## config.mk

```make
export PLATFORM = sky130hd
export DESIGN_NAME = hbridgecontroller
export DESIGN_NICKNAME = hbridgecontroller
export VERILOG_FILES = /design/flow/design.v
export SDC_FILE = /design/flow/constraint.sdc
export NUM_CORES = 4
export LEC_CHECK = 0
export ABC_AREA = 0
export CAP_MARGIN = 40
export CELL_PAD_IN_SITES_DETAIL_PLACEMENT = 1
export CELL_PAD_IN_SITES_GLOBAL_PLACEMENT = 3
export CORE_MARGIN = 2
export CORE_UTILIZATION = 52
export CTS_CLUSTER_SIZE = 17
export GPL_TIMING_DRIVEN = 0
export HOLD_SLACK_MARGIN = 0.29
export PLACE_DENSITY_LB_ADDON = 0.3
export SLEW_MARGIN = 10
```

## constraint.sdc

```tcl
create_clock -name core_clock -period 20.1 [get_ports {PCLK}]
set_input_delay 4.0200 -clock core_clock [delete_from_list [all_inputs] [get_ports {PCLK}]]
set_output_delay 4.0200 -clock core_clock [all_outputs]
set_load 0.01 [all_outputs]
```

## run.sh

```bash
#!/bin/bash
# the make line also repeats each setting of config.mk as NAME=value (left out here)
make -C /OpenROAD-flow-scripts/flow DESIGN_CONFIG=/design/flow/config.mk WORK_HOME=/design/flow/orfs CLKGATE_MAP_FILE= finish
```

## design.v

```verilog
module hbridgecontroller(
input PCLK, 				 
input PRESERN, 				 
input PSEL, 				 
input PENABLE, 				 
output wire PREADY, 		 
output wire PSLVERR,		 
input PWRITE,				 
input [31:0] PADDR,			 
input wire [31:0] PWDATA,	 
output reg [31:0] PRDATA,	 
output reg motor1_pwm,
output reg motor2_pwm,
output reg [1:0] motor1_ctrl,
output reg [1:0] motor2_ctrl
); 
assign PSLVERR = 0;
assign PREADY = 1;
wire write_enable = (PENABLE && PWRITE && PSEL);
wire read_enable = (!PWRITE && PSEL); 
wire M1CTRL_WRITE = write_enable && (PADDR[15:0] == 16'h0000);
wire M1CTRL_READ = read_enable && (PADDR[15:0] == 16'h0000);
wire M2CTRL_WRITE = write_enable && (PADDR[15:0] == 16'h0004);
wire M2CTRL_READ = read_enable && (PADDR[15:0] == 16'h0004);
wire M1SPEED_WRITE = write_enable && (PADDR[15:0] == 16'h0008);
wire M1SPEED_READ = read_enable && (PADDR[15:0] == 16'h0008);
wire M2SPEED_WRITE = write_enable && (PADDR[15:0] == 16'h000c);
wire M2SPEED_READ = read_enable && (PADDR[15:0] == 16'h000c);
reg [31:0] counter;
parameter PWM_PERIOD = 200000;   
reg [31:0] M1_duty, M2_duty;
reg [31:0] M1_duty_v, M2_duty_v;
always @(posedge PCLK)
begin
    if (!PRESERN) counter = 0;
    else if (counter >= PWM_PERIOD) counter = 0;
    else counter = counter + 1;
    if (counter < M1_duty && M1_duty > (PWM_PERIOD >> 4)) motor1_pwm <= 1;
    else motor1_pwm <= 0;
    if (counter < M2_duty && M2_duty > (PWM_PERIOD >> 4)) motor2_pwm <= 1;
    else motor2_pwm <= 0;
end
always @(posedge PCLK)
begin
    M1_duty_v = M1_duty;
    M2_duty_v = M2_duty;
	if(!PRESERN)
	begin
        M1_duty_v = 0;
        M2_duty_v = 0;
        motor1_ctrl = 2'b10;
        motor2_ctrl = 2'b10;
    end
    if (M1CTRL_WRITE)
    begin
        if (PWDATA != 0) motor1_ctrl = 2'b01;
        else motor1_ctrl = 2'b10;
    end
    else if (M1CTRL_READ)
    begin
        if (motor1_ctrl == 2'b10) PRDATA = 1;
        else PRDATA = 0;
    end
    if (M2CTRL_WRITE)
    begin
        if (PWDATA != 0) motor2_ctrl = 2'b01;
        else motor2_ctrl = 2'b10;
    end
    else if (M2CTRL_READ)
    begin
        if (motor2_ctrl == 2'b10) PRDATA = 1;
        else PRDATA = 0;
    end
    else if (M1SPEED_WRITE) 
    begin
        M1_duty_v = (PWM_PERIOD * PWDATA[15:0]) >> 8;
        if (M1_duty_v > PWM_PERIOD) M1_duty_v = PWM_PERIOD;
    end
    else if (M1SPEED_READ) PRDATA = ( M1_duty_v / PWM_PERIOD );
    else if (M2SPEED_WRITE) 
    begin
        M2_duty_v = (PWM_PERIOD * PWDATA[15:0]) >> 8;
        if (M2_duty_v > PWM_PERIOD) M2_duty_v = PWM_PERIOD;
    end
    else if (M2SPEED_READ) PRDATA = ( M2_duty_v / PWM_PERIOD );
    M1_duty <= M1_duty_v;
    M2_duty <= M2_duty_v;
end
endmodule
```

==> results_dict.tcl, run 1 <==
# flow metrics
set metrics [dict create \
    status "did not finish" \
    haltStage "global placement without I/O (3_1_place_gp_skip_io)" \
    error "[ERROR FLW-0024] Place density exceeds 1.0 (current PLACE_DENSITY_LB_ADDON =  0.3). Please check if the value of  PLACE_DENSITY_LB_ADDON is between 0 and 0.99." \
    chipWidth_um 187 \
    rows 66 \
    postSynth.asyncResetShare 0 \
    simple_gate_share 0.242 \
    yosys_area_mm2 0.0174 \
    edf_count 0 \
    top_cell "inv_1" \
    ys_types 132 \
    top_logic_kind "AND-OR/OR-AND gates" \
    synthAoiAreaFrac 0.275 \
    synth_flop_count 134 \
    topCellsByArea "dfxtp_1 15%, ha_1 12%, fa_1 5.1%" \
    synthXorXnorAreaFrac 0.0597 \
    syn_avg_cell_area_um2 7.65 \
    ys_warn_count 1 \
    ys_sh_adder 0.174 \
    ff_type "dfxtp_1" \
    syn-cell-area_mm2 0.0174 \
    ys_cells 2271 \
    coreArea_mm2 0.0327 \
    top_cells_by_count "187 x inv_1, 177 x nand2_1, 176 x nor2_1" \
    syn_inst 2271 \
    yosysSeqAreaShare 0.155 \
    mux_area_frac 0.0315 \
    fp_util 0.531 \
    chip_area_mm2 0.0349 \
    top_cell_area_share 0.155 \
    largest_area_cell "dfxtp_1" \
    die_h_um 187 \
]
==> inputs of run 2 (changes only) <==
- ABC_AREA: 0 -> 1
- CAP_MARGIN: 40 -> 0
- CELL_PAD_IN_SITES_DETAIL_PLACEMENT: 1 -> 2
- CELL_PAD_IN_SITES_GLOBAL_PLACEMENT: 3 -> 2
- CORE_ASPECT_RATIO: default -> 1.66
- CORE_MARGIN: 2 -> 8
- CORE_UTILIZATION: 52 -> 32
- CTS_CLUSTER_SIZE: 17 -> 20
- GPL_ROUTABILITY_DRIVEN: default -> 1
- HOLD_SLACK_MARGIN: 0.29 -> default
- MIN_ROUTING_LAYER: default -> met1
- PLACE_DENSITY_LB_ADDON: 0.3 -> default
- SLEW_MARGIN: 10 -> 35
- clock period: 20.1 -> 30.0 ns (I/O delays scaled with it)
==> results_dict.tcl, run 2 <==
# metrics dict for downstream scripts
set metrics [dict create \
    status "no timing/DRC/antenna violations" \
    ys_sh_adder 0.169 \
    post-route-min-period_ns 20.42 \
    grtUsageTotal 0.197 \
    seqPwrFrac 0.253 \
    synthAoiAreaFrac 0.100 \
    pg_seq_uw 179 \
    p_leak_uw 0.0105 \
    antenna_found_initial 0 \
    drt-wirelength-per-cell_um 18.1 \
    reg2reg_slack_ns 16.13 \
    top_cell "nand2_1" \
    cts_root_buf "clkbuf_16" \
    top_cells_by_count "531 x nand2_1, 395 x inv_1, 170 x nand3_1" \
    worstMarginPinSlew_ns 0.845 \
    holdPathEnd "PRDATA[22]" \
    min_from "PRDATA[22]" \
    top_cell_area_share 0.154 \
    p_int_uw 409 \
    vias_per_cell 4.86 \
    critPathKind "in2reg" \
    crit_slowest_cell "clkdlybuf4s50_1" \
    r2r-end "PRDATA[0]" \
    p_clk_uw 211 \
    fp_util 0.323 \
    cpPeakStageDelay_ns 0.65 \
    ys_warn_count 1 \
    wirelength_met1_um 20900 \
    path_buffers 16 \
    syn-cell-area_mm2 0.0175 \
    tns_ns 0 \
    post_cts_resized 0 \
    ff_type "dfxtp_1" \
    wl_um 60900 \
    grt_max_degree 17 \
    place_congestion 0.801 \
    n_antenna_cell 0 \
    wl_met3_um 686 \
    layout_setup_ws_ns 9.58 \
    cts_buffers 17 \
    clock_tree.buffer_depth 2 \
    yosysSeqAreaShare 0.154 \
    finClkSkew_ns 0.0145 \
    hold_buffers 0 \
    largest_area_cell "dfxtp_1" \
    routed-wl-met2_um 37500 \
    post-place-ws_ns 8.70 \
    cts_tree "yes" \
    chipWidth_um 197 \
    cp-startpoint "PRESERN" \
    placedCellCount 3333 \
    relSlewSlack 0.430 \
    warnings 55 \
    setup_viol 0 \
    firstDrtPassIters 4 \
    rows 110 \
    grt_pass1_wl_um 96900 \
    pg_comb_uw 319 \
    cts_sinks 134 \
    max_cap_viol_count 0 \
    mux_area_frac 0.00193 \
    rr_startpoint "M1_duty[24]" \
    cts_setup_buffers 0 \
    reg2reg_depth 109 \
    p_comb_frac 0.450 \
    ioPinCount 109 \
    vias 16400 \
    overflow 0 \
    whs_ns 0.447 \
    nFillCells 6605 \
    hold_path_class "reg2reg" \
    final-max-slew-violation-count 0 \
    portBuffers 90 \
    critPathTopFamily "simple AND/OR/NAND/NOR gates" \
    grt_pass1_vias 18600 \
    power_switching_uw 300 \
    path_depth 107 \
    path_common_cell "nand2_4" \
    finalCritPeriodShare 0.681 \
    clk_pin_slew_ns 0.06 \
    ys_cells 2471 \
    pwr-share-clk 0.298 \
    syn_avg_cell_area_um2 7.07 \
    place.detailed.hpwl_um 54100 \
    yosys_area_mm2 0.0175 \
    clock_latency_ns 0.44 \
    cp_max_fo 10 \
    top_power_group "combinational logic" \
    ys_types 82 \
    drt_iter0_markers 319 \
    power_uw 709 \
    cp-start-kind "input port" \
    power.density_mw_per_mm2 35.4 \
    synthXorXnorAreaFrac 0.0395 \
    top_logic_kind "simple AND/OR/NAND/NOR gates" \
    synth_flop_count 134 \
    ant_nets 0 \
    cp.required_ns 30.33 \
    worstSetupEndpoint "PRDATA[0]" \
    cp.arrival_ns 20.75 \
    synthToLayoutAreaGrowth_pct 14.6 \
    topCellsByArea "dfxtp_1 15%, ha_1 12%, nand2_1 11%" \
    swShare 0.423 \
    simple_gate_share 0.409 \
    report.final.hold_viol_count 0 \
    holdPathStages 2 \
    syn_inst 2471 \
    postSynth.asyncResetShare 0 \
    edf_count 0 \
    die_h_um 317 \
    critPathCaptureType "flop" \
    chip_area_mm2 0.0626 \
    htree_num_levels 4 \
    max_clock_freq_mhz 49.0 \
    num-nets-final 2902 \
    coreArea_mm2 0.0541 \
    rsz0062_at_grt "false" \
    final_cells 3365 \
    top_layer_used "met4" \
    vdd_drop_max_mv 0.0254 \
    drc 0 \
]
[run 2: routing by layer]
metal / track usage / vias up
li1: - / 8093
met1: 0.176 / 8074
met2: 0.438 / 134
met3: 0.0130 / 60
met4: 0.0694 / 0
met5: 0 / -
[run 2: metrics by stage]
stage,util,instance area [um^2]
2_1_floorplan,-,17600
3_3_place_gp,0.359,19400
3_5_place_dp,0.360,19500
4_1_cts,0.370,20000
5_1_grt,0.370,20000
6_report,0.370,20000
[run 2: area by class of cell]
class	count	area [um^2]	area share
multi-input combinational	1881	12700	0.636
sequential	134	2680	0.134
inverter	447	1760	0.0878
timing repair buffer	92	911	0.0455
tap	728	911	0.0455
buffer	51	457	0.0228
clock buffer	20	447	0.0223
clock inverter	12	120	0.00600
==> inputs of run 3 (changes only) <==
- ABC_AREA: 1 -> 0
- CAP_MARGIN: 0 -> 20
- CELL_PAD_IN_SITES_GLOBAL_PLACEMENT: 2 -> default
- CORE_ASPECT_RATIO: 1.66 -> default
- CORE_MARGIN: 8 -> 2
- CORE_UTILIZATION: 32 -> 62
- CTS_CLUSTER_SIZE: 20 -> 47
- GPL_ROUTABILITY_DRIVEN: 1 -> default
- MIN_ROUTING_LAYER: met1 -> default
- PLACE_DENSITY_LB_ADDON: default -> 0.02
- SLEW_MARGIN: 35 -> 20
- TNS_END_PERCENT: default -> 30
- clock period: 30.0 -> 34.3 ns (I/O delays scaled with it)
==> results_dict.tcl, run 3 <==
# flow metrics
set metrics [dict create \
    status "did not finish" \
    haltStage "detailed placement (3_5_place_dp)" \
    error "[ERROR DPL-0033] detailed placement checks failed during check placement." \
    chip_area_mm2 0.0294 \
    simple_gate_share 0.242 \
    synth_flop_count 134 \
    portBuffers 88 \
    rows 61 \
    ff_type "dfxtp_1" \
    mux_area_frac 0.0315 \
    coreArea_mm2 0.0277 \
    synthAoiAreaFrac 0.275 \
    syn_inst 2271 \
    top_logic_kind "AND-OR/OR-AND gates" \
    ys_types 132 \
    postSynth.asyncResetShare 0 \
    syn-cell-area_mm2 0.0174 \
    top_cell_area_share 0.155 \
    largest_area_cell "dfxtp_1" \
    top_cells_by_count "187 x inv_1, 177 x nand2_1, 176 x nor2_1" \
    yosys_area_mm2 0.0174 \
    fp_util 0.627 \
    edf_count 0 \
    topCellsByArea "dfxtp_1 15%, ha_1 12%, fa_1 5.1%" \
    yosysSeqAreaShare 0.155 \
    ys_cells 2271 \
    ioPinCount 109 \
    ys_warn_count 1 \
    ys_sh_adder 0.174 \
    top_cell "inv_1" \
    place_congestion 0.977 \
    chipWidth_um 171 \
    die_h_um 171 \
    syn_avg_cell_area_um2 7.65 \
    synthXorXnorAreaFrac 0.0597 \
]
==> run 3: metrics by stage <==
stage / hold slack [ns] / area (um^2) / cells / setup WS [ns] / total power [uW]
2_1_floorplan: 0.453 / 17500 / 2313 / 14.35 / 338
3_3_place_gp: 0.433 / 18900 / 2779 / 11.44 / 391
==> inputs of run 4 (changes only) <==
- CELL_PAD_IN_SITES_DETAIL_PLACEMENT: 2 -> default
- CORE_UTILIZATION: 62 -> 71
- CTS_CLUSTER_DIAMETER: default -> 377
- CTS_CLUSTER_SIZE: 47 -> 14
- GPL_TIMING_DRIVEN: 0 -> default
- PLACE_DENSITY_LB_ADDON: 0.02 -> 0.11
- SETUP_SLACK_MARGIN: default -> 4.62
- TNS_END_PERCENT: 30 -> default
- clock period: 34.3 -> 15.4 ns (I/O delays scaled with it)
==> results_dict.tcl, run 4 <==
# flow metrics
set metrics [dict create \
    yosysSeqAreaShare 0.155 \
    chip_area_mm2 0.0257 \
    ff_type "dfxtp_1" \
    fp_util 0.718 \
    synth_flop_count 134 \
    synthXorXnorAreaFrac 0.0597 \
    yosys_area_mm2 0.0174 \
    top_cell_area_share 0.155 \
    mux_area_frac 0.0315 \
    chipWidth_um 160 \
    die_h_um 160 \
    portBuffers 90 \
    edf_count 0 \
    largest_area_cell "dfxtp_1" \
    topCellsByArea "dfxtp_1 15%, ha_1 12%, fa_1 5.1%" \
    ioPinCount 109 \
    simple_gate_share 0.242 \
    status "did not finish" \
    top_logic_kind "AND-OR/OR-AND gates" \
    synthAoiAreaFrac 0.275 \
    ys_cells 2271 \
    ys_sh_adder 0.174 \
    syn_avg_cell_area_um2 7.65 \
    ys_warn_count 1 \
    syn_inst 2271 \
    place_congestion 1.10 \
    placedCellCount 3155 \
    error "[ERROR DPL-0038] Utilization greater than 100%, impossible to legalize" \
    postSynth.asyncResetShare 0 \
    coreArea_mm2 0.0242 \
    ys_types 132 \
    top_cells_by_count "187 x inv_1, 177 x nand2_1, 176 x nor2_1" \
    rows 57 \
    syn-cell-area_mm2 0.0174 \
    place.detailed.hpwl_um 55800 \
    top_cell "inv_1" \
    haltStage "clock tree synthesis (4_1_cts)" \
]
-- run 4: per-stage QoR --
stage          cell area [um^2]   util  setup WS (ns)  hold slack [ns]  power, uW
3_5_place_dp              22500  0.930          -1.84            0.445        937
2_1_floorplan             17800      -         -0.270            0.453        754
3_3_place_gp              22500  0.930         -0.923            0.424        862
==> inputs of run 5 (changes only) <==
- ABC_AREA: 0 -> default
- CORE_UTILIZATION: 71 -> 68
- CTS_CLUSTER_DIAMETER: 377 -> default
- CTS_CLUSTER_SIZE: 14 -> 39
- PLACE_DENSITY_LB_ADDON: 0.11 -> default
- SETUP_SLACK_MARGIN: 4.62 -> default
- clock period: 15.4 -> 15.3 ns (I/O delays scaled with it)
==> results_dict.tcl, run 5 <==
# flow metrics
set metrics [dict create \
    mux_area_frac 0.0315 \
    edf_count 0 \
    top_logic_kind "AND-OR/OR-AND gates" \
    yosys_area_mm2 0.0174 \
    top_cells_by_count "187 x inv_1, 177 x nand2_1, 176 x nor2_1" \
    die_h_um 164 \
    yosysSeqAreaShare 0.155 \
    synth_flop_count 134 \
    topCellsByArea "dfxtp_1 15%, ha_1 12%, fa_1 5.1%" \
    place_congestion 1.04 \
    fp_util 0.691 \
    chipWidth_um 164 \
    synthXorXnorAreaFrac 0.0597 \
    rows 58 \
    syn-cell-area_mm2 0.0174 \
    portBuffers 90 \
    postSynth.asyncResetShare 0 \
    ys_types 132 \
    ff_type "dfxtp_1" \
    top_cell "inv_1" \
    largest_area_cell "dfxtp_1" \
    error "[ERROR DPL-0038] Utilization greater than 100%, impossible to legalize" \
    ioPinCount 109 \
    simple_gate_share 0.242 \
    syn_inst 2271 \
    ys_sh_adder 0.174 \
    haltStage "clock tree synthesis (4_1_cts)" \
    place.detailed.hpwl_um 50700 \
    coreArea_mm2 0.0251 \
    ys_warn_count 1 \
    syn_avg_cell_area_um2 7.65 \
    synthAoiAreaFrac 0.275 \
    chip_area_mm2 0.0268 \
    status "did not finish" \
    top_cell_area_share 0.155 \
    ys_cells 2271 \
]
-- run 5: through the flow --
| stage | worst slack [ns] | area (um^2) | cells | setup TNS (ns) | total power (uW) |
|---|---|---|---|---|---|
| 2_1_floorplan | -0.375 | 17700 | 2313 | -0.375 | 759 |
| 3_5_place_dp | -1.92 | 22600 | 3172 | -4.49 | 936 |
| 3_3_place_gp | -1.29 | 22600 | 3172 | -2.63 | 868 |
==> inputs of run 6 (changes only) <==
- CORE_UTILIZATION: 68 -> 52
- CTS_CLUSTER_SIZE: 39 -> 69
- HOLD_SLACK_MARGIN: default -> 0.29
- SLEW_MARGIN: 20 -> 15
- clock period: 15.3 -> 30.0 ns (I/O delays scaled with it)
==> results_dict.tcl, run 6 <==
# metrics dict for downstream scripts
set metrics [dict create \
    cts_root_buf "clkbuf_16" \
    final-max-slew-violation-count 0 \
    max_clock_freq_mhz 41.9 \
    die_h_um 187 \
    ant_nets 0 \
    power_switching_uw 257 \
    ys_cells 2271 \
    worstSetupEndpoint "PRDATA[0]" \
    crit_slowest_cell "o21ai_1" \
    drc 0 \
    status "no timing/DRC/antenna violations" \
    cts_tree "yes" \
    antenna_found_initial 0 \
    yosysSeqAreaShare 0.155 \
    ioPinCount 109 \
    r2r-end "PRDATA[0]" \
    n_antenna_cell 0 \
    power.density_mw_per_mm2 35.1 \
    pwr-share-clk 0.332 \
    largest_area_cell "dfxtp_1" \
    pg_comb_uw 275 \
    syn_avg_cell_area_um2 7.65 \
    cts_buffers 17 \
    ys_types 132 \
    hold_path_class "reg2reg" \
    critPathCaptureType "flop" \
    top_cell "inv_1" \
    ff_type "dfxtp_1" \
    clk_pin_slew_ns 0.07 \
    yosys_area_mm2 0.0174 \
    vias 17200 \
    cp.required_ns 30.31 \
    cp.arrival_ns 24.18 \
    postSynth.asyncResetShare 0 \
    min_from "PRDATA[9]" \
    synthXorXnorAreaFrac 0.0597 \
    cp-startpoint "PADDR[3]" \
    cts_sinks 134 \
    drt_iter0_markers 1516 \
    place.detailed.hpwl_um 39500 \
    relSlewSlack 0.284 \
    max_cap_viol_count 0 \
    report.final.hold_viol_count 0 \
    hold_buffers 0 \
    path_common_cell "xnor2_1" \
    rows 66 \
    cts_setup_buffers 0 \
    tns_ns 0 \
    whs_ns 0.441 \
    warnings 55 \
    synth_flop_count 134 \
    synthAoiAreaFrac 0.275 \
    swShare 0.379 \
    p_leak_uw 0.00763 \
    syn-cell-area_mm2 0.0174 \
    clock_latency_ns 0.43 \
    grt_pass1_vias 16100 \
    p_clk_uw 225 \
    pg_seq_uw 179 \
    portBuffers 90 \
    ys_sh_adder 0.174 \
    worstMarginPinSlew_ns 1.07 \
    p_comb_frac 0.405 \
    topCellsByArea "dfxtp_1 15%, ha_1 12%, fa_1 5.1%" \
    drt-wirelength-per-cell_um 17.7 \
    critPathTopFamily "AND-OR/OR-AND gates" \
    fp_util 0.531 \
    clock_tree.buffer_depth 2 \
    final_cells 2809 \
    htree_num_levels 4 \
    grt_pass1_wl_um 82100 \
    firstDrtPassIters 6 \
    wl_um 49600 \
    reg2reg_slack_ns 12.25 \
    top_logic_kind "AND-OR/OR-AND gates" \
    vdd_drop_max_mv 0.0562 \
    grt_max_degree 57 \
    setup_viol 0 \
    simple_gate_share 0.242 \
    top_power_group "combinational logic" \
    chip_area_mm2 0.0349 \
    cp_max_fo 35 \
    finalCritPeriodShare 0.796 \
    top_cells_by_count "187 x inv_1, 177 x nand2_1, 176 x nor2_1" \
    post_cts_resized 0 \
    post-route-min-period_ns 23.87 \
    reg2reg_depth 48 \
    syn_inst 2271 \
    power_uw 679 \
    ys_warn_count 1 \
    fin_util 0.592 \
    grtUsageTotal 0.281 \
    critPathKind "in2reg" \
    rr_startpoint "M1_duty[24]" \
    path_depth 50 \
    holdPathEnd "PRDATA[9]" \
    synthToLayoutAreaGrowth_pct 11.4 \
    coreArea_mm2 0.0327 \
    place_congestion 0.940 \
    edf_count 0 \
    vias_per_cell 6.11 \
    chipWidth_um 187 \
    cpPeakStageDelay_ns 0.86 \
    cp-start-kind "input port" \
    overflow 0 \
    placedCellCount 2777 \
    path_buffers 3 \
    rsz0062_at_grt "false" \
    top_cell_area_share 0.155 \
    mux_area_frac 0.0315 \
    p_int_uw 422 \
    seqPwrFrac 0.264 \
    holdPathStages 2 \
    num-nets-final 2632 \
    finClkSkew_ns 0.0142 \
]
run 6: metrics by stage:
step | instance area [um^2] | setup WS, ns
after detailed placement | 18700 | 6.15
after CTS | 19300 | 6.51
after floorplan | 17500 | 10.91
after global routing | 19300 | 5.10
after global placement | 18700 | 6.40
final | 19300 | 6.13
run 6: layout make-up:
| class | instances | area [um^2] |
|---|---|---|
| inverter | 188 | 706 |
| tap | 442 | 553 |
| timing repair buffer | 105 | 1010 |
| fill | 3082 | 13400 |
| clock buffer | 17 | 425 |
| multi-input combinational | 1908 | 13800 |
| sequential | 134 | 2680 |
| clock inverter | 15 | 208 |
run 6: per-layer routing:
metal	up-vias	GRT usage	wire (um)
li1	8512	-	-
met1	8111	0.404	24200
met2	497	0.448	21900
met3	55	0.0320	2720
met4	0	0.0662	843
met5	-	0	0
==> inputs of run 7 (changes only) <==
- ABC_AREA: default -> 1
- CORE_ASPECT_RATIO: default -> 1.57
- CORE_UTILIZATION: 52 -> 70
- CTS_CLUSTER_DIAMETER: default -> 52
- CTS_CLUSTER_SIZE: 69 -> 76
- GPL_ROUTABILITY_DRIVEN: default -> 0
- HOLD_SLACK_MARGIN: 0.29 -> default
- SETUP_SLACK_MARGIN: default -> 0.76
- SLEW_MARGIN: 15 -> 20
- clock period: 30.0 -> 16.0 ns (I/O delays scaled with it)
==> results_dict.tcl, run 7 <==
# metrics dict for downstream scripts
set metrics [dict create \
    antenna_found_initial 8 \
    synth_flop_count 134 \
    mux_area_frac 0.00193 \
    p_int_uw 767 \
    top_logic_kind "simple AND/OR/NAND/NOR gates" \
    path_depth 116 \
    pg_seq_uw 336 \
    final-max-slew-violation-count 0 \
    cpPeakStageDelay_ns 0.46 \
    critPathCaptureType "flop" \
    p_clk_uw 408 \
    drc 0 \
    clock_latency_ns 0.45 \
    cp-start-kind "input port" \
    topCellsByArea "dfxtp_1 15%, ha_1 12%, nand2_1 11%" \
    ys_sh_adder 0.169 \
    largest_area_cell "dfxtp_1" \
    cts_buffers 17 \
    yosysSeqAreaShare 0.154 \
    holdPathEnd "PRDATA[22]" \
    synthToLayoutAreaGrowth_pct 25.0 \
    vdd_drop_max_mv 0.0935 \
    postSynth.asyncResetShare 0 \
    num-nets-final 3059 \
    finClkSkew_ns 0.0120 \
    chipWidth_um 130 \
    p_leak_uw 0.0118 \
    cts_tree "yes" \
    placed_area_mm2 0.0189 \
    critPathKind "in2reg" \
    ant_nets 0 \
    p_comb_frac 0.409 \
    fp_util 0.710 \
    rsz0062_at_grt "true" \
    max_cap_viol_count 0 \
    cp.arrival_ns 17.55 \
    firstDrtPassIters 12 \
    simple_gate_share 0.409 \
    coreArea_mm2 0.0246 \
    holdPathStages 2 \
    swShare 0.391 \
    edf_count 0 \
    status "complete, but fails checks" \
    layout_setup_ws_ns -1.20 \
    path_common_cell "nand2_4" \
    grtUsageTotal 0.347 \
    placedCellCount 2939 \
    top_power_group "combinational logic" \
    synthXorXnorAreaFrac 0.0395 \
    r2r-end "PRDATA[0]" \
    synthAoiAreaFrac 0.100 \
    max_clock_freq_mhz 58.2 \
    report.final.hold_viol_count 0 \
    worstMarginPinSlew_ns 1.11 \
    pg_comb_uw 515 \
    portBuffers 90 \
    tns_ns -2.37 \
    syn-cell-area_mm2 0.0175 \
    power_switching_uw 493 \
    top_cell "nand2_1" \
    cts_sinks 134 \
    grt_pass1_wl_um 74000 \
    cp_max_fo 8 \
    power.density_mw_per_mm2 57.7 \
    whs_ns 0.445 \
    vias_per_cell 6.08 \
    failed_checks "negative setup slack" \
    cts_root_buf "clkbuf_16" \
    warnings 57 \
    cp-startpoint "PADDR[0]" \
    critPathTopFamily "simple AND/OR/NAND/NOR gates" \
    post-route-min-period_ns 17.20 \
    ioPinCount 109 \
    top_cells_by_count "531 x nand2_1, 395 x inv_1, 170 x nand3_1" \
    worstSetupEndpoint "PRDATA[0]" \
    min_from "PRDATA[22]" \
    reg2reg_depth 113 \
    setup_viol 3 \
    place.detailed.hpwl_um 35100 \
    drt-wirelength-per-cell_um 19.3 \
    syn_avg_cell_area_um2 7.07 \
    pwr-share-clk 0.324 \
    grt_max_degree 48 \
    rows 72 \
    die_h_um 202 \
    path_buffers 13 \
    yosys_area_mm2 0.0175 \
    final_cells 3129 \
    grt_pass1_vias 17200 \
    htree_num_levels 4 \
    crit_slowest_cell "o21ai_1" \
    ys_types 82 \
    chip_area_mm2 0.0263 \
    finalCritPeriodShare 1.07 \
    rr_startpoint "M1_duty[25]" \
    ys_warn_count 1 \
    hold_path_class "reg2reg" \
    syn_inst 2471 \
    clk_pin_slew_ns 0.07 \
    clock_tree.buffer_depth 2 \
    reg2reg_slack_ns 1.78 \
    vias 19000 \
    drt_iter0_markers 2189 \
    wl_um 60400 \
    final_area_mm2 0.0218 \
    cp.required_ns 16.35 \
    post-place-ws_ns -0.334 \
    relSlewSlack 0.262 \
    seqPwrFrac 0.267 \
    overflow 0 \
    ys_cells 2471 \
    top_cell_area_share 0.154 \
    ff_type "dfxtp_1" \
]
run 7: repair_timing:
item / CTS / global route
gates cloned: 10 / 8
resized: 53 / 230
endpoints found under the setup margin: 2 / 3
pin swaps: 35 / 138
buffers inserted: 40 / 98
hold buffers: 0 / 0
run 7: final cells by class:
cell class,instances,area [um^2]
multi-input cells,1894,13800
diodes,2,5.00
flip-flops and latches,134,2680
clock inverters,15,176
repair buffers,287,2550
clock buffers,17,425
fillers,1284,2770
inverters,447,1770
well taps,333,417
run 7: per-stage QoR:
step	total power, uW	utilization
floorplan	730	-
global placement	833	0.769
detailed placement	852	0.769
CTS	1250	0.821
global route	1340	0.887
finish	1260	0.887
run 7: routing by layer:
layer | wire [um] | global-route usage | up-vias
met3 | 6530 | 0.0553 | 603
li1 | - | - | 8457
met2 | 29100 | 0.671 | 1273
met4 | 6280 | 0.242 | 12
met1 | 18300 | 0.317 | 8686
met5 | 176 | 0 | -
==> inputs of run 8 (changes only) <==
- CORE_ASPECT_RATIO: 1.57 -> default
- CORE_UTILIZATION: 70 -> 72
- CTS_CLUSTER_DIAMETER: 52 -> 400
- CTS_CLUSTER_SIZE: 76 -> 99
- GPL_ROUTABILITY_DRIVEN: 0 -> default
- PLACE_DENSITY: default -> 0.41
- SETUP_SLACK_MARGIN: 0.76 -> 1.04
- clock period: 16.0 -> 16.8 ns (I/O delays scaled with it)
==> results_dict.tcl, run 8 <==
# metrics dict for downstream scripts
set metrics [dict create \
    path_depth 121 \
    place_congestion 0.892 \
    p_int_uw 727 \
    placedCellCount 2910 \
    top_logic_kind "simple AND/OR/NAND/NOR gates" \
    min_from "PRDATA[21]" \
    max_clock_freq_mhz 60.7 \
    num-nets-final 2985 \
    clock_latency_ns 0.43 \
    syn_avg_cell_area_um2 7.07 \
    finalCritPeriodShare 0.981 \
    synthAoiAreaFrac 0.100 \
    swShare 0.388 \
    cp_max_fo 10 \
    drc 0 \
    hold_path_class "reg2reg" \
    vias_per_cell 5.88 \
    ff_type "dfxtp_1" \
    largest_area_cell "dfxtp_1" \
    pwr-share-clk 0.306 \
    place.detailed.hpwl_um 33900 \
    hold_buffers 0 \
    p_clk_uw 364 \
    critPathKind "in2reg" \
    seqPwrFrac 0.269 \
    clk_pin_slew_ns 0.06 \
    power.density_mw_per_mm2 57.1 \
    ys_cells 2471 \
    syn_inst 2471 \
    status "no timing/DRC/antenna violations" \
    finClkSkew_ns 0.00733 \
    edf_count 0 \
    pg_seq_uw 320 \
    final_cells 3039 \
    cp-start-kind "input port" \
    holdPathStages 2 \
    die_h_um 160 \
    cp.arrival_ns 16.81 \
    topCellsByArea "dfxtp_1 15%, ha_1 12%, nand2_1 11%" \
    vdd_drop_max_mv 0.126 \
    worstSetupEndpoint "PRDATA[0]" \
    n_antenna_cell 0 \
    ys_sh_adder 0.169 \
    synthXorXnorAreaFrac 0.0395 \
    post-route-min-period_ns 16.48 \
    htree_num_levels 4 \
    coreArea_mm2 0.0236 \
    cts_sinks 134 \
    reg2reg_slack_ns 3.89 \
    vias 17900 \
    postSynth.asyncResetShare 0 \
    mux_area_frac 0.00193 \
    ys_types 82 \
    max_cap_viol_count 0 \
    wl_um 51200 \
    path_buffers 17 \
    clock_tree.buffer_depth 2 \
    relSlewSlack 0.406 \
    cts_tree "yes" \
    critPathTopFamily "simple AND/OR/NAND/NOR gates" \
    cpPeakStageDelay_ns 0.45 \
    top_cells_by_count "531 x nand2_1, 395 x inv_1, 170 x nand3_1" \
    worstMarginPinSlew_ns 0.881 \
    antenna_found_initial 0 \
    overflow 0 \
    cts_root_buf "clkbuf_16" \
    rsz0062_at_grt "true" \
    synthToLayoutAreaGrowth_pct 19.2 \
    final-max-slew-violation-count 0 \
    p_comb_frac 0.425 \
    seqCellArea_mm2 0.00268 \
    cp-startpoint "PADDR[5]" \
    grtUsageTotal 0.342 \
    grt_pass1_vias 16500 \
    setup_viol 0 \
    simple_gate_share 0.409 \
    path_common_cell "nand2_4" \
    ys_warn_count 1 \
    reg2reg_depth 118 \
    holdPathEnd "PRDATA[21]" \
    logic_area_mm2 0.0134 \
    crit_slowest_cell "clkdlybuf4s50_1" \
    pg_comb_uw 505 \
    drt_iter0_markers 1638 \
    ant_nets 0 \
    top_cell_area_share 0.154 \
    report.final.hold_viol_count 0 \
    cp.required_ns 17.13 \
    critPathCaptureType "flop" \
    p_leak_uw 0.0111 \
    syn-cell-area_mm2 0.0175 \
    cts_buffers 17 \
    chip_area_mm2 0.0255 \
    synth_flop_count 134 \
    drt-wirelength-per-cell_um 16.8 \
    fp_util 0.740 \
    yosys_area_mm2 0.0175 \
    r2r-end "PRDATA[0]" \
    rows 56 \
    yosysSeqAreaShare 0.154 \
    tns_ns 0 \
    nFillCells 1287 \
    firstDrtPassIters 6 \
    power_switching_uw 461 \
    warnings 56 \
    grt_max_degree 48 \
    top_power_group "combinational logic" \
    chipWidth_um 160 \
    top_cell "nand2_1" \
    portBuffers 90 \
    ioPinCount 109 \
    grt_pass1_wl_um 73500 \
    rr_startpoint "M2_duty[28]" \
]
run 8: metal layers:
layer	routed length (um)	GRT usage
met1	19400	0.406
met2	25600	0.625
met3	3720	0.0400
met4	2550	0.138
met5	0	0
run 8: area by class of cell:
type,count,area share
multi-input combinational,1892,0.646
sequential,134,0.129
timing repair buffer,215,0.0940
inverter,447,0.0846
clock buffer,18,0.0206
tap,319,0.0192
clock inverter,14,0.00673
run 8: what timing repair did:
| action | in CTS | in global routing |
|---|---|---|
| endpoints found under the setup margin | 2 | 3 |
| gates resized | 24 | 111 |
| cloned | 6 | 7 |
| buffers inserted | 25 | 58 |
| pin swaps | 20 | 65 |
run 8: stage by stage:
stage	setup slack (ns)	hold WS (ns)	area, um^2	util	total power (uW)
6_report	0.324	0.443	20800	0.881	1190
5_1_grt	-0.411	0.465	20800	0.881	1270
4_1_cts	1.05	0.446	19700	0.836	1180
3_5_place_dp	-0.0254	0.436	18800	0.795	826
3_3_place_gp	0.322	0.430	18800	0.795	804
2_1_floorplan	2.21	0.447	17600	-	696
==> inputs of run 9 (changes only) <==
- CORE_UTILIZATION: 72 -> 68
- PLACE_DENSITY: 0.41 -> 0.35
- SETUP_SLACK_MARGIN: 1.04 -> default
- TNS_END_PERCENT: default -> 15
- clock period: 16.8 -> 13.6 ns (I/O delays scaled with it)
==> results_dict.tcl, run 9 <==
# metrics dict for downstream scripts
set metrics [dict create \
    p_comb_frac 0.423 \
    final-max-slew-violation-count 0 \
    pg_seq_uw 396 \
    finalCritPeriodShare 1.18 \
    p_clk_uw 513 \
    setup_viol 5 \
    reg2reg_slack_ns 0.53 \
    num-nets-final 3300 \
    mux_area_frac 0.00193 \
    clk_pin_slew_ns 0.06 \
    vdd_drop_max_mv 0.189 \
    p_leak_uw 0.0127 \
    power_switching_uw 610 \
    synthAoiAreaFrac 0.100 \
    rows 58 \
    seqPwrFrac 0.251 \
    cts_buffers 17 \
    yosysSeqAreaShare 0.154 \
    coreArea_mm2 0.0252 \
    synth_flop_count 134 \
    rr_startpoint "M1_duty[23]" \
    chip_area_mm2 0.0270 \
    fp_util 0.694 \
    pwr-share-clk 0.326 \
    cpPeakStageDelay_ns 0.86 \
    crit_slowest_cell "a31oi_1" \
    failed_checks "negative setup slack" \
    status "complete, but fails checks" \
    postSynth.asyncResetShare 0 \
    top_cells_by_count "531 x nand2_1, 395 x inv_1, 170 x nand3_1" \
    warnings 58 \
    r2r-end "PRDATA[0]" \
    whs_ns 0.442 \
    synthXorXnorAreaFrac 0.0395 \
    cts_sinks 134 \
    grt_pass1_wl_um 81400 \
    critPathKind "in2reg" \
    synthToLayoutAreaGrowth_pct 32.7 \
    layout_setup_ws_ns -2.38 \
    clock_latency_ns 0.45 \
    ys_warn_count 1 \
    path_buffers 16 \
    syn_avg_cell_area_um2 7.07 \
    min_from "PRDATA[25]" \
    ys_sh_adder 0.169 \
    top_power_group "combinational logic" \
    largest_area_cell "dfxtp_1" \
    drc 0 \
    vias_per_cell 6.02 \
    hold_buffers 0 \
    final_area_mm2 0.0232 \
    ant_nets 0 \
    edf_count 0 \
    grt_pass1_vias 18200 \
    reg2reg_depth 106 \
    portBuffers 90 \
    cp.required_ns 13.94 \
    max_cap_viol_count 0 \
    vias 20200 \
    ys_types 82 \
    die_h_um 164 \
    pg_comb_uw 666 \
    clock_tree.buffer_depth 2 \
    finClkSkew_ns 0.0117 \
    syn-cell-area_mm2 0.0175 \
    cts_root_buf "clkbuf_16" \
    fin_util 0.921 \
    power_uw 1570 \
    cts_tree "yes" \
    wl_um 62300 \
    topCellsByArea "dfxtp_1 15%, ha_1 12%, nand2_1 11%" \
    ioPinCount 109 \
    yosys_area_mm2 0.0175 \
    overflow 0 \
    holdPathEnd "PRDATA[25]" \
    critPathTopFamily "simple AND/OR/NAND/NOR gates" \
    chipWidth_um 164 \
    simple_gate_share 0.409 \
    cp_max_fo 8 \
    critPathCaptureType "flop" \
    syn_inst 2471 \
    path_depth 109 \
    hold_path_class "reg2reg" \
    grtUsageTotal 0.367 \
    place.detailed.hpwl_um 37800 \
    worstSetupEndpoint "PRDATA[0]" \
    power.density_mw_per_mm2 67.9 \
    drt-wirelength-per-cell_um 18.5 \
    max_clock_freq_mhz 62.6 \
    cp.arrival_ns 16.32 \
    ys_cells 2471 \
    swShare 0.387 \
    relSlewSlack 0.196 \
    placed_area_mm2 0.0215 \
    holdPathStages 2 \
    worstMarginPinSlew_ns 1.20 \
    ff_type "dfxtp_1" \
    antenna_found_initial 0 \
    drt_iter0_markers 2479 \
    cp-start-kind "input port" \
    cp-startpoint "PADDR[11]" \
    post-route-min-period_ns 15.98 \
    p_int_uw 965 \
    place_congestion 0.887 \
    firstDrtPassIters 28 \
    htree_num_levels 4 \
    grt_max_degree 48 \
    top_logic_kind "simple AND/OR/NAND/NOR gates" \
    top_cell_area_share 0.154 \
    report.final.hold_viol_count 0 \
    top_cell "nand2_1" \
    rsz0062_at_grt "true" \
]
[run 9: stage by stage]
step / worst slack, ns / setup TNS (ns) / std cells
3_5_place_dp: -1.76 / -4.43 / 3266
6_report: -2.38 / -6.99 / 3365
4_1_cts: -1.23 / -2.66 / 3301
3_3_place_gp: -1.26 / -2.86 / 3266
2_1_floorplan: -0.302 / -0.391 / 2513
5_1_grt: -3.01 / -9.71 / 3364
[run 9: repair_timing]
| item | CTS | global route |
|---|---|---|
| pin swaps | 7 | 97 |
| gates resized | 8 | 117 |
| cloned | 2 | 10 |
| buffers inserted | 2 | 52 |
| endpoints found under the setup margin | 3 | 4 |
[run 9: area by class of cell]
cell class / count / area [um^2]
Antenna cell: 1 / 2.50
Clock buffer: 20 / 457
Fill cell: 1079 / 2000
Clock inverter: 11 / 171
Tap cell: 330 / 413
Timing Repair Buffer: 531 / 4370
Sequential cell: 134 / 2680
Multi-Input combinational cell: 1891 / 13300
Inverter: 447 / 1760
[run 9: metal layers]
layer,up-vias,global-route usage,routed length (um)
met2,1352,0.678,30300
met4,0,0.153,4420
li1,8929,-,-
met1,9418,0.426,22200
met5,-,0,0
met3,550,0.0424,5470
==> inputs of run 10 (changes only) <==
- ABC_AREA: 1 -> default
- CORE_UTILIZATION: 68 -> 65
- CTS_CLUSTER_DIAMETER: 400 -> default
- CTS_CLUSTER_SIZE: 99 -> 63
- PLACE_DENSITY: 0.35 -> default
- TNS_END_PERCENT: 15 -> default
- clock period: 13.6 -> 15.9 ns (I/O delays scaled with it)
==> results_dict.tcl, run 10 <==
# flow metrics
set metrics [dict create \
    syn_inst 2271 \
    status "did not finish" \
    topCellsByArea "dfxtp_1 15%, ha_1 12%, fa_1 5.1%" \
    syn_avg_cell_area_um2 7.65 \
    htree_num_levels 4 \
    ff_type "dfxtp_1" \
    cts_sinks 134 \
    cts_buffers 17 \
    ys_sh_adder 0.174 \
    ys_cells 2271 \
    coreArea_mm2 0.0261 \
    ioPinCount 109 \
    synthAoiAreaFrac 0.275 \
    top_cell "inv_1" \
    top_logic_kind "AND-OR/OR-AND gates" \
    portBuffers 90 \
    place.detailed.hpwl_um 48000 \
    synthXorXnorAreaFrac 0.0597 \
    placed_area_mm2 0.0226 \
    clock_tree.buffer_depth 2 \
    yosysSeqAreaShare 0.155 \
    error "[ERROR GRT-0232] Routing congestion too high. Check the congestion heatmap in the GUI." \
    cts_root_buf "clkbuf_16" \
    simple_gate_share 0.242 \
    fp_util 0.664 \
    rows 59 \
    largest_area_cell "dfxtp_1" \
    ys_warn_count 1 \
    die_h_um 167 \
    top_cells_by_count "187 x inv_1, 177 x nand2_1, 176 x nor2_1" \
    chip_area_mm2 0.0280 \
    haltStage "global routing (5_1_grt)" \
    grtUsageTotal 0.947 \
    synth_flop_count 134 \
    chipWidth_um 167 \
    yosys_area_mm2 0.0174 \
    top_cell_area_share 0.155 \
    edf_count 0 \
    ys_types 132 \
    place_congestion 1.00 \
    syn-cell-area_mm2 0.0174 \
    postSynth.asyncResetShare 0 \
    hold_buffers 0 \
    overflow 1300 \
    mux_area_frac 0.0315 \
]
## run 10: per-stage QoR
step / setup slack (ns) / util / std cells / hold WS (ns) / total power (uW)
CTS: -0.238 / 0.917 / 3240 / 0.473 / 1330
floorplan: 0.0156 / - / 2313 / 0.453 / 730
detailed placement: -1.68 / 0.863 / 3177 / 0.450 / 889
global placement: -0.797 / 0.863 / 3177 / 0.425 / 846
## run 10: layer usage
layer / global-route usage / GRT overflow
met1: 0.877 / 62
met4: 1.07 / 376
met5: 0.513 / 2
met2: 1.13 / 814
met3: 0.809 / 46
## run 10: repair_timing
item | CTS
gates resized | 123
hold endpoints to repair | 0
endpoints found under the setup margin | 3
buffers inserted | 30
gates cloned | 1
pin swaps | 63
==> inputs of run 11 (changes only) <==
- ABC_AREA: default -> 1
- CORE_ASPECT_RATIO: default -> 1.57
- CORE_UTILIZATION: 65 -> 67
- CTS_CLUSTER_DIAMETER: default -> 52
- CTS_CLUSTER_SIZE: 63 -> 76
- SETUP_SLACK_MARGIN: default -> -1.33
- clock period: 15.9 -> 13.6 ns (I/O delays scaled with it)
==> results_dict.tcl, run 11 <==
# metrics dict for downstream scripts
set metrics [dict create \
    max_cap_viol_count 0 \
    top_power_group "combinational logic" \
    edf_count 0 \
    critPathTopFamily "simple AND/OR/NAND/NOR gates" \
    chip_area_mm2 0.0274 \
    hold_path_class "reg2reg" \
    num-nets-final 3270 \
    cts_sinks 134 \
    clk_pin_slew_ns 0.07 \
    final_cells 3348 \
    coreArea_mm2 0.0258 \
    rsz0062_at_grt "true" \
    clock_tree.buffer_depth 2 \
    top_cell_area_share 0.154 \
    critPathCaptureType "flop" \
    cp-start-kind "input port" \
    finClkSkew_ns 0.0135 \
    die_h_um 206 \
    ff_type "dfxtp_1" \
    power_switching_uw 591 \
    relSlewSlack 0.262 \
    fin_util 0.872 \
    top_cells_by_count "531 x nand2_1, 395 x inv_1, 170 x nand3_1" \
    top_logic_kind "simple AND/OR/NAND/NOR gates" \
    top_cell "nand2_1" \
    layout_setup_ws_ns -1.23 \
    ys_types 82 \
    synthAoiAreaFrac 0.100 \
    worstMarginPinSlew_ns 1.11 \
    simple_gate_share 0.409 \
    p_comb_frac 0.422 \
    drt_iter0_markers 1096 \
    grtUsageTotal 0.352 \
    rows 74 \
    critPathKind "in2reg" \
    path_common_cell "nand2_4" \
    yosys_area_mm2 0.0175 \
    cts_root_buf "clkbuf_16" \
    mux_area_frac 0.00193 \
    final-max-slew-violation-count 0 \
    holdPathEnd "PRDATA[22]" \
    overflow 0 \
    vdd_drop_max_mv 0.110 \
    placedCellCount 3282 \
    grt_max_degree 48 \
    portBuffers 90 \
    rr_startpoint "M1_duty[24]" \
    report.final.hold_viol_count 0 \
    cts_tree "yes" \
    cp_max_fo 15 \
    p_leak_uw 0.0124 \
    min_from "PRDATA[22]" \
    crit_slowest_cell "clkdlybuf4s50_1" \
    max_clock_freq_mhz 67.4 \
    ys_cells 2471 \
    ant_nets 0 \
    firstDrtPassIters 5 \
    grt_pass1_wl_um 79100 \
    pg_comb_uw 625 \
    cp.required_ns 13.99 \
    cp.arrival_ns 15.22 \
    ioPinCount 109 \
    worstSetupEndpoint "PRDATA[0]" \
    vias 18200 \
    grt_pass1_vias 18300 \
    place_congestion 0.916 \
    chipWidth_um 133 \
    fp_util 0.676 \
    drt-wirelength-per-cell_um 14.9 \
    cts_buffers 17 \
    pg_seq_uw 395 \
    syn_inst 2471 \
    topCellsByArea "dfxtp_1 15%, ha_1 12%, nand2_1 11%" \
    pwr-share-clk 0.311 \
    vias_per_cell 5.43 \
    warnings 56 \
    seqPwrFrac 0.267 \
    largest_area_cell "dfxtp_1" \
    p_clk_uw 460 \
    power.density_mw_per_mm2 65.7 \
    failed_checks "negative setup slack" \
    ys_warn_count 1 \
    finalCritPeriodShare 1.09 \
    post-route-min-period_ns 14.83 \
    holdPathStages 2 \
    synthToLayoutAreaGrowth_pct 28.9 \
    synth_flop_count 134 \
    synthXorXnorAreaFrac 0.0395 \
    placed_area_mm2 0.0215 \
    ys_sh_adder 0.169 \
    path_depth 112 \
    place.detailed.hpwl_um 38600 \
    htree_num_levels 4 \
    cp-startpoint "PADDR[0]" \
    clock_latency_ns 0.45 \
    postSynth.asyncResetShare 0 \
    drc 0 \
    path_buffers 14 \
    reg2reg_depth 108 \
    final_area_mm2 0.0225 \
    cpPeakStageDelay_ns 0.44 \
    r2r-end "PRDATA[0]" \
    antenna_found_initial 1 \
    yosysSeqAreaShare 0.154 \
    reg2reg_slack_ns 1.62 \
    swShare 0.400 \
    setup_viol 3 \
    status "complete, but fails checks" \
    wl_um 49700 \
    syn_avg_cell_area_um2 7.07 \
    syn-cell-area_mm2 0.0175 \
    p_int_uw 888 \
]
run 11: cell type report:
class,count,area (um^2)
antenna,1,2.50
clock buffer,18,439
clock inverter,14,133
fill,1490,3320
inverter,447,1760
multi-input combinational,1885,13000
sequential,134,2680
tap,342,428
timing repair buffer,507,4100
run 11: metrics by stage:
stage          setup TNS [ns]  setup slack [ns]  power, uW  hold WS [ns]
2_1_floorplan          -0.488            -0.352        859         0.447
3_3_place_gp            -2.72             -1.22        987         0.430
3_5_place_dp            -3.66             -1.54       1020         0.433
4_1_cts                 -2.64             -1.20       1470         0.443
5_1_grt                 -5.84             -2.23       1570         0.463
6_report                -2.61             -1.23       1480         0.444
run 11: per-layer routing:
layer,GRT usage,wire length [um],up-vias
met2,0.709,27100,576
met5,0,13,-
li1,-,-,8880
met4,0.215,3190,2
met1,0.328,17400,8490
met3,0.0500,2070,223
run 11: timing repair:
item                       in CTS  in global routing
setup endpoints to repair       0                  3
resized                         0                 42
hold buffers                    0                  0
buffers inserted                0                 33
==> inputs of run 12 (changes only) <==
- CORE_ASPECT_RATIO: 1.57 -> default
- CORE_UTILIZATION: 67 -> 22
- CTS_CLUSTER_DIAMETER: 52 -> 270
- CTS_CLUSTER_SIZE: 76 -> 47
- PLACE_DENSITY_LB_ADDON: default -> 0.23
- SETUP_SLACK_MARGIN: -1.33 -> default
- clock period: 13.6 -> 30.0 ns (I/O delays scaled with it)
==> results_dict.tcl, run 12 <==
# metrics dict for downstream scripts
set metrics [dict create \
    status "no timing/DRC/antenna violations" \
    synthXorXnorAreaFrac 0.0395 \
    critPathCaptureType "flop" \
    synthAoiAreaFrac 0.100 \
    largest_area_cell "dfxtp_1" \
    finClkSkew_ns 0.0133 \
    grtUsageTotal 0.110 \
    fin_util 0.255 \
    worstMarginPinSlew_ns 0.905 \
    cp_max_fo 46 \
    cts_root_buf "clkbuf_16" \
    max_cap_viol_count 0 \
    ys_sh_adder 0.169 \
    ys_types 82 \
    ff_type "dfxtp_1" \
    coreArea_mm2 0.0787 \
    drt-wirelength-per-cell_um 11.9 \
    r2r-end "PRDATA[0]" \
    top_cells_by_count "531 x nand2_1, 395 x inv_1, 170 x nand3_1" \
    fp_util 0.222 \
    setup_viol 0 \
    nFillCells 8793 \
    reg2reg_slack_ns 16.25 \
    vias 14600 \
    critPathTopFamily "simple AND/OR/NAND/NOR gates" \
    p_clk_uw 220 \
    pg_comb_uw 275 \
    grt_max_degree 62 \
    simple_gate_share 0.409 \
    seqCellArea_mm2 0.00268 \
    overflow 0 \
    place.detailed.hpwl_um 35900 \
    antenna_found_initial 2 \
    chip_area_mm2 0.0817 \
    path_buffers 5 \
    ant_nets 0 \
    chipWidth_um 286 \
    power.density_mw_per_mm2 33.6 \
    vias_per_cell 4.01 \
    warnings 53 \
    clock_latency_ns 0.48 \
    postSynth.asyncResetShare 0 \
    report.final.hold_viol_count 0 \
    place_congestion 0.786 \
    relSlewSlack 0.394 \
    path_common_cell "nand2_4" \
    power_uw 674 \
    p_int_uw 408 \
    power_switching_uw 266 \
    logic_area_mm2 0.0127 \
    rr_startpoint "M1_duty[24]" \
    pg_seq_uw 179 \
    firstDrtPassIters 5 \
    hold_path_class "reg2reg" \
    swShare 0.394 \
    reg2reg_depth 104 \
    grt_pass1_wl_um 73300 \
    ys_warn_count 1 \
    cts_tree "yes" \
    top_power_group "combinational logic" \
    mux_area_frac 0.00193 \
    min_from "PRDATA[26]" \
    final-max-slew-violation-count 0 \
    rows 103 \
    p_leak_uw 0.0103 \
    die_h_um 286 \
    cts_setup_buffers 0 \
    edf_count 0 \
    cp.required_ns 30.37 \
    post-route-min-period_ns 20.56 \
    crit_slowest_cell "nand3_4" \
    cp-start-kind "input port" \
    num-nets-final 2857 \
    path_depth 106 \
    top_cell "nand2_1" \
    grt_pass1_vias 14400 \
    syn-cell-area_mm2 0.0175 \
    drc 0 \
    synthToLayoutAreaGrowth_pct 14.8 \
    n_antenna_cell 0 \
    vdd_drop_max_mv 0.0432 \
    yosys_area_mm2 0.0175 \
    hold_buffers 0 \
    holdPathStages 2 \
    topCellsByArea "dfxtp_1 15%, ha_1 12%, nand2_1 11%" \
    rsz0062_at_grt "false" \
    cp-startpoint "PADDR[15]" \
    drt_iter0_markers 518 \
    wl_um 43200 \
    htree_num_levels 4 \
    cp.arrival_ns 20.93 \
    yosysSeqAreaShare 0.154 \
    portBuffers 90 \
    top_cell_area_share 0.154 \
    finalCritPeriodShare 0.685 \
    ys_cells 2471 \
    cpPeakStageDelay_ns 0.56 \
    synth_flop_count 134 \
    worstSetupEndpoint "PRDATA[0]" \
    critPathKind "in2reg" \
    clk_pin_slew_ns 0.06 \
    ioPinCount 109 \
    top_logic_kind "simple AND/OR/NAND/NOR gates" \
    post_cts_resized 0 \
    cts_buffers 17 \
    cts_sinks 134 \
    syn_inst 2471 \
    tns_ns 0 \
    syn_avg_cell_area_um2 7.07 \
    p_comb_frac 0.407 \
    max_clock_freq_mhz 48.6 \
    seqPwrFrac 0.266 \
    pwr-share-clk 0.327 \
    holdPathEnd "PRDATA[26]" \
    clock_tree.buffer_depth 2 \
]
run 12: metrics by stage:
step	area (um^2)	cells	hold slack, ns	setup slack [ns]
floorplan	17600	2513	0.447	12.77
global placement	19400	3610	0.432	8.64
detailed placement	19400	3610	0.433	8.70
CTS	20000	3642	0.443	9.22
global route	20000	3642	0.457	7.73
finish	20000	3642	0.440	9.44
run 12: cell type report:
class / instances / area share
multi-input cells: 1881 / 0.635
flip-flops and latches: 134 / 0.134
inverters: 447 / 0.0877
well taps: 1050 / 0.0656
repair buffers: 98 / 0.0477
clock buffers: 18 / 0.0219
clock inverters: 14 / 0.00793
run 12: metal layers:
metal	GRT usage	routed length [um]	vias up
li1	-	-	8041
met1	0.156	23100	6429
met2	0.176	18700	130
met3	0.0148	945	20
met4	0.0283	478	0
met5	0	0	-
==> inputs of run 13 (changes only) <==
- ABC_AREA: 1 -> default
- CORE_UTILIZATION: 22 -> 65
- CTS_CLUSTER_DIAMETER: 270 -> default
- CTS_CLUSTER_SIZE: 47 -> default
- PLACE_DENSITY_LB_ADDON: 0.23 -> default
- TNS_END_PERCENT: default -> 5
- clock period: 30.0 -> 15.6 ns (I/O delays scaled with it)
==> results_dict.tcl, run 13 <==
# flow metrics
set metrics [dict create \
    status "did not finish" \
    haltStage "global routing (5_1_grt)" \
    error "[ERROR GRT-0232] Routing congestion too high. Check the congestion heatmap in the GUI." \
    cts_sinks 134 \
    cts_root_buf "clkbuf_16" \
    ioPinCount 109 \
    cts_buffers 17 \
    postSynth.asyncResetShare 0 \
    syn-cell-area_mm2 0.0174 \
    top_cells_by_count "187 x inv_1, 177 x nand2_1, 176 x nor2_1" \
    simple_gate_share 0.242 \
    edf_count 0 \
    post-place-ws_ns -1.60 \
    chipWidth_um 167 \
    ys_types 132 \
    top_logic_kind "AND-OR/OR-AND gates" \
    grtUsageTotal 0.935 \
    top_cell "inv_1" \
    rows 59 \
    overflow 1343 \
    place_congestion 1.00 \
    clock_tree.buffer_depth 2 \
    synthAoiAreaFrac 0.275 \
    yosysSeqAreaShare 0.155 \
    die_h_um 167 \
    ys_sh_adder 0.174 \
    syn_inst 2271 \
    fp_util 0.664 \
    synth_flop_count 134 \
    htree_num_levels 4 \
    portBuffers 90 \
    syn_avg_cell_area_um2 7.65 \
    ff_type "dfxtp_1" \
    synthXorXnorAreaFrac 0.0597 \
    coreArea_mm2 0.0261 \
    place.detailed.hpwl_um 48500 \
    yosys_area_mm2 0.0174 \
    mux_area_frac 0.0315 \
    hold_buffers 0 \
    ys_warn_count 1 \
    ys_cells 2271 \
    topCellsByArea "dfxtp_1 15%, ha_1 12%, fa_1 5.1%" \
    largest_area_cell "dfxtp_1" \
    top_cell_area_share 0.155 \
    chip_area_mm2 0.0280 \
]
run 13: what timing repair did:
item,4_1_cts
gates resized,199
setup endpoints to repair,3
buffers inserted,58
pin swaps,96
run 13: routing by layer:
layer | overflow | track usage
met5 | 7 | 0.398
met1 | 15 | 0.865
met2 | 889 | 1.14
met4 | 416 | 1.08
met3 | 16 | 0.761
run 13: stage by stage:
stage	hold WS (ns)	total power, uW	TNS, ns	std cells	area, um^2
CTS	0.465	1340	-0.106	3279	24400
detailed placement	0.447	906	-3.20	3189	22600
global placement	0.426	860	-1.94	3189	22600
floorplan	0.453	744	-0.224	2313	17700
==> inputs of run 14 (changes only) <==
- ABC_AREA: default -> 1
- CELL_PAD_IN_SITES_DETAIL_PLACEMENT: default -> 1
- CELL_PAD_IN_SITES_GLOBAL_PLACEMENT: default -> 1
- CORE_UTILIZATION: 65 -> 52
- CTS_CLUSTER_SIZE: default -> 17
- HOLD_SLACK_MARGIN: default -> 0.29
- PLACE_DENSITY: default -> 0.48
- SLEW_MARGIN: 20 -> 35
- TNS_END_PERCENT: 5 -> default
- clock period: 15.6 -> 30.0 ns (I/O delays scaled with it)
==> results_dict.tcl, run 14 <==
# metrics dict for downstream scripts
set metrics [dict create \
    status "no timing/DRC/antenna violations" \
    critPathKind "in2reg" \
    seqPwrFrac 0.254 \
    p_leak_uw 0.0103 \
    cp_max_fo 46 \
    ys_types 82 \
    syn_avg_cell_area_um2 7.07 \
    p_clk_uw 230 \
    finalCritPeriodShare 0.704 \
    antenna_found_initial 0 \
    drt_iter0_markers 644 \
    min_from "PRDATA[27]" \
    r2r-end "PRDATA[0]" \
    post-place-ws_ns 8.52 \
    grt_pass1_wl_um 83200 \
    syn_inst 2471 \
    path_buffers 6 \
    whs_ns 0.441 \
    rsz0062_at_grt "false" \
    top_logic_kind "simple AND/OR/NAND/NOR gates" \
    drc 0 \
    ant_nets 0 \
    setup_viol 0 \
    vias_per_cell 5.30 \
    path_depth 107 \
    top_cell "nand2_1" \
    ff_type "dfxtp_1" \
    cpPeakStageDelay_ns 0.51 \
    post-route-min-period_ns 21.12 \
    clk_pin_slew_ns 0.06 \
    chipWidth_um 187 \
    tns_ns 0 \
    cts_tree "yes" \
    rows 67 \
    warnings 55 \
    drt-wirelength-per-cell_um 16.1 \
    holdPathStages 2 \
    critPathTopFamily "simple AND/OR/NAND/NOR gates" \
    syn-cell-area_mm2 0.0175 \
    p_comb_frac 0.419 \
    grtUsageTotal 0.284 \
    simple_gate_share 0.409 \
    worstMarginPinSlew_ns 0.904 \
    coreArea_mm2 0.0333 \
    edf_count 0 \
    yosys_area_mm2 0.0175 \
    ys_warn_count 1 \
    placed_area_mm2 0.0187 \
    cp-startpoint "PADDR[2]" \
    report.final.hold_viol_count 0 \
    swShare 0.384 \
    ys_sh_adder 0.169 \
    pwr-share-clk 0.327 \
    power_switching_uw 271 \
    vdd_drop_max_mv 0.0675 \
    ys_cells 2471 \
    postSynth.asyncResetShare 0 \
    fp_util 0.525 \
    finClkSkew_ns 0.0135 \
    crit_slowest_cell "nand3_2" \
    portBuffers 90 \
    pg_comb_uw 296 \
    cp-start-kind "input port" \
    die_h_um 187 \
    chip_area_mm2 0.0351 \
    max_cap_viol_count 0 \
    clock_latency_ns 0.44 \
    wl_um 49000 \
    reg2reg_depth 105 \
    yosysSeqAreaShare 0.154 \
    reg2reg_slack_ns 15.68 \
    synthXorXnorAreaFrac 0.0395 \
    cp.arrival_ns 21.49 \
    cts_buffers 17 \
    synthToLayoutAreaGrowth_pct 10.5 \
    cts_sinks 134 \
    synth_flop_count 134 \
    overflow 0 \
    topCellsByArea "dfxtp_1 15%, ha_1 12%, nand2_1 11%" \
    p_int_uw 434 \
    max_clock_freq_mhz 47.3 \
    clock_tree.buffer_depth 2 \
    final-max-slew-violation-count 0 \
    layout_setup_ws_ns 8.88 \
    cp.required_ns 30.37 \
    htree_num_levels 4 \
    path_common_cell "nand2_4" \
    top_cells_by_count "531 x nand2_1, 395 x inv_1, 170 x nand3_1" \
    largest_area_cell "dfxtp_1" \
    place_congestion 0.841 \
    vias 16100 \
    grt_pass1_vias 17300 \
    num-nets-final 2854 \
    place.detailed.hpwl_um 40400 \
    cts_setup_buffers 0 \
    ioPinCount 109 \
    cts_root_buf "clkbuf_16" \
    post_cts_resized 0 \
    worstSetupEndpoint "PRDATA[0]" \
    synthAoiAreaFrac 0.100 \
    final_area_mm2 0.0193 \
    relSlewSlack 0.391 \
    holdPathEnd "PRDATA[27]" \
    mux_area_frac 0.00193 \
    grt_max_degree 76 \
    top_cell_area_share 0.154 \
    power_uw 705 \
    firstDrtPassIters 4 \
    hold_path_class "reg2reg" \
    critPathCaptureType "flop" \
    hold_buffers 0 \
    top_power_group "combinational logic" \
    rr_startpoint "M2_duty[24]" \
    n_antenna_cell 0 \
    pg_seq_uw 179 \
    power.density_mw_per_mm2 36.5 \
]
## run 14: per-stage QoR
step | utilization | cells
final | 0.580 | 3037
after global routing | 0.580 | 3037
after CTS | 0.580 | 3037
after detailed placement | 0.561 | 3005
after global placement | 0.561 | 3005
after floorplan | - | 2513
## run 14: area by class of cell
cell class	count	area [um^2]
clock buffers	19	443
clock inverters	13	195
fillers	4445	14000
inverters	447	1760
multi-input cells	1881	12700
flip-flops and latches	134	2680
well taps	448	561
repair buffers	95	933
## run 14: per-layer routing
layer	GRT usage	wire, um	up-vias
met1	0.349	21700	7854
met4	0.0665	820	0
met3	0.0216	976	55
met5	0	0	-
met2	0.537	25500	183
li1	-	-	8011
==> inputs of run 15 (changes only) <==
- CELL_PAD_IN_SITES_DETAIL_PLACEMENT: 1 -> default
- CELL_PAD_IN_SITES_GLOBAL_PLACEMENT: 1 -> default
- CORE_UTILIZATION: 52 -> 72
- CTS_CLUSTER_DIAMETER: default -> 372
- CTS_CLUSTER_SIZE: 17 -> 99
- HOLD_SLACK_MARGIN: 0.29 -> default
- PLACE_DENSITY: 0.48 -> default
- SLEW_MARGIN: 35 -> 20
- clock period: 30.0 -> 5.33 ns (I/O delays scaled with it)
==> results_dict.tcl, run 15 <==
# flow metrics
set metrics [dict create \
    status "did not finish" \
    haltStage "clock tree synthesis (4_1_cts)" \
    error "[ERROR DPL-0038] Utilization greater than 100%, impossible to legalize" \
    placed_area_mm2 0.0229 \
    syn-cell-area_mm2 0.0175 \
    edf_count 0 \
    largest_area_cell "dfxtp_1" \
    place_congestion 0.955 \
    top_cell_area_share 0.154 \
    top_logic_kind "simple AND/OR/NAND/NOR gates" \
    mux_area_frac 0.00193 \
    syn_avg_cell_area_um2 7.07 \
    top_cell "nand2_1" \
    ys_sh_adder 0.169 \
    ys_types 82 \
    synthXorXnorAreaFrac 0.0395 \
    top_cells_by_count "531 x nand2_1, 395 x inv_1, 170 x nand3_1" \
    chipWidth_um 160 \
    die_h_um 160 \
    simple_gate_share 0.409 \
    syn_inst 2471 \
    post-place-ws_ns -8.83 \
    placedCellCount 3401 \
    coreArea_mm2 0.0236 \
    synthAoiAreaFrac 0.100 \
    fp_util 0.740 \
    yosys_area_mm2 0.0175 \
    ioPinCount 109 \
    ys_warn_count 1 \
    ys_cells 2471 \
    portBuffers 90 \
    yosysSeqAreaShare 0.154 \
    topCellsByArea "dfxtp_1 15%, ha_1 12%, nand2_1 11%" \
    chip_area_mm2 0.0255 \
    place.detailed.hpwl_um 58500 \
    rows 56 \
    ff_type "dfxtp_1" \
    postSynth.asyncResetShare 0 \
    synth_flop_count 134 \
]
==> run 15: per-stage QoR <==
stage,power [uW],util
after floorplan,2340,-
after global placement,3440,0.971
after detailed placement,3790,0.971
No activity file was given, so power comes from the tool's default toggle rates.
